## v4
Design compl_mul, start of the top module:
module compl_mul(
   input logic clk_i, 
   input logic srst_i,
   input logic signed [17:0]data_a_i_i,   
   input logic signed [17:0]data_a_q_i,   
   input logic signed [17:0]data_b_i_i,   
   input logic signed [17:0]data_b_q_i,   
   output  logic signed  [36:0]data_i_o,    
   output  logic signed [36:0]data_q_o     
   );
Size: about 5,400 cells after synthesis, roughly 150 I/O pins.
make LEC_CHECK=0 CAP_MARGIN=40 CELL_PAD_IN_SITES_DETAIL_PLACEMENT=2 CORE_ASPECT_RATIO=0.63 CORE_MARGIN=8 CORE_UTILIZATION=47 CTS_CLUSTER_SIZE=59 GPL_ROUTABILITY_DRIVEN=0 GPL_TIMING_DRIVEN=0 MAX_ROUTING_LAYER=met4 PLACE_DENSITY_LB_ADDON=0.13 SETUP_SLACK_MARGIN=3.98 SLEW_MARGIN=20 finish   # period 16.0 ns
run.sh (not shown) runs the stock make flow with config.mk's settings and CLKGATE_MAP_FILE=.
v4 is listed as incomplete: the tool reported an error in global routing (5_1_grt) and the run ended there.
Setup changes, v4 to v8
- CTS_CLUSTER_SIZE removed (was 59)
- CELL_PAD_IN_SITES_DETAIL_PLACEMENT removed (was 2)
- CORE_ASPECT_RATIO removed (was 0.63)
- GPL_ROUTABILITY_DRIVEN removed (was 0)
- GPL_TIMING_DRIVEN removed (was 0)
- PLACE_DENSITY_LB_ADDON removed (was 0.13)
- SETUP_SLACK_MARGIN removed (was 3.98)
- CORE_MARGIN changed from 8 to 2
- CORE_UTILIZATION changed from 47 to 72
- CAP_MARGIN changed from 40 to 0
- the clock period (ns, I/O delays scaled along) changed from 16.0 to 7.97
==> comparison <==
- Against v4 as the reference, v8 delivers a lower number of instances in the placed design.
- v8 -> v4: total clock buffers created by CTS delta 0, exact match
- Relative to v4, the die span in x of v8 is lower by 37%.
- Reported for v8 and v4, share of flip-flops with an asynchronous set or reset turned out identical to the last digit.
- As of v8, detailed placer's ending HPWL had fallen by more than half compared to v4.
- Diff v4..v8 | area reported by Yosys stat | negligible
- [compare] base=v4 new=v8: die span in y -2.6%, die area has decreased.
- The log for v8 ends in global routing (5_1_grt) with error ODB-0269, so the run never completed.
- Tool error GRT-0232 stopped v4 during global routing (5_1_grt); no final results.
- Changes observed in v8 relative to v4: synthesized cell count comparable, cell area after placement now larger.
## Diff of input files: v10 against v8
- changing CORE_UTILIZATION from 72 to 70
- setting SETUP_SLACK_MARGIN to 1.81 for the first time
- setting CTS_CLUSTER_SIZE to 37 for the first time
- changing CAP_MARGIN from 0 to 20
- changing the clock period (ns, I/O delays scaled along) from 7.97 to 7.28
Findings:
| post-detailed-placement cell area | higher: v10 |. v10: floorplan die width higher than v8. As far as netlist area before placement goes, v10 and v8 are indistinguishable; the numbers are identical. [compare] base=v8 new=v10: total clock buffers created by CTS essentially unchanged; number of buffers inserted to repair setup after CTS increased about 110%; height of the die increased 1.4%; basic-gate share of the synthesized area counting and, or, nand and nor cells essentially unchanged. v10: flow complete, layout not clean; failing: negative setup slack. Side by side, HPWL after detailed placement turned out higher in v10 than in v8. ~same synthesized cell count in v10 and v8. Post-placement worst setup slack (lower): v10.

* * *

Starting RTL as in the previous note.
export LEC_CHECK = 0
export CAP_MARGIN = 20
export CORE_ASPECT_RATIO = 0.7
export CORE_MARGIN = 2
export CORE_UTILIZATION = 72
export CTS_CLUSTER_DIAMETER = 347
export CTS_CLUSTER_SIZE = 92
export HOLD_SLACK_MARGIN = 0.29
export PLACE_DENSITY = 0.39
export SETUP_SLACK_MARGIN = 0.88
export SLEW_MARGIN = 20
export TNS_END_PERCENT = 10
create_clock -name core_clock -period 6.55 [get_ports {clk_i}]
The starting point completed, yet does not pass: negative setup slack.
Change:
- CORE_ASPECT_RATIO: 0.7 -> default
- CORE_UTILIZATION: 72 -> 25
- CTS_CLUSTER_DIAMETER: 347 -> default
- CTS_CLUSTER_SIZE: 92 -> default
- HOLD_SLACK_MARGIN: 0.29 -> default
- PLACE_DENSITY: 0.39 -> default
- SETUP_SLACK_MARGIN: 0.88 -> default
- TNS_END_PERCENT: 10 -> default
- clock period: 6.55 -> 11.8 ns (I/O delays scaled with it)
Now the flow completed without violations; final area is lower by 9.2%; flip-flop count stays the same; count of clock-buffer cells in the layout is higher by 2; non-clock buffer count is lower by 581; synthesized cell count is unchanged; sequential share of layout area is higher by 0.24 points; final cell count is higher by about 17%.
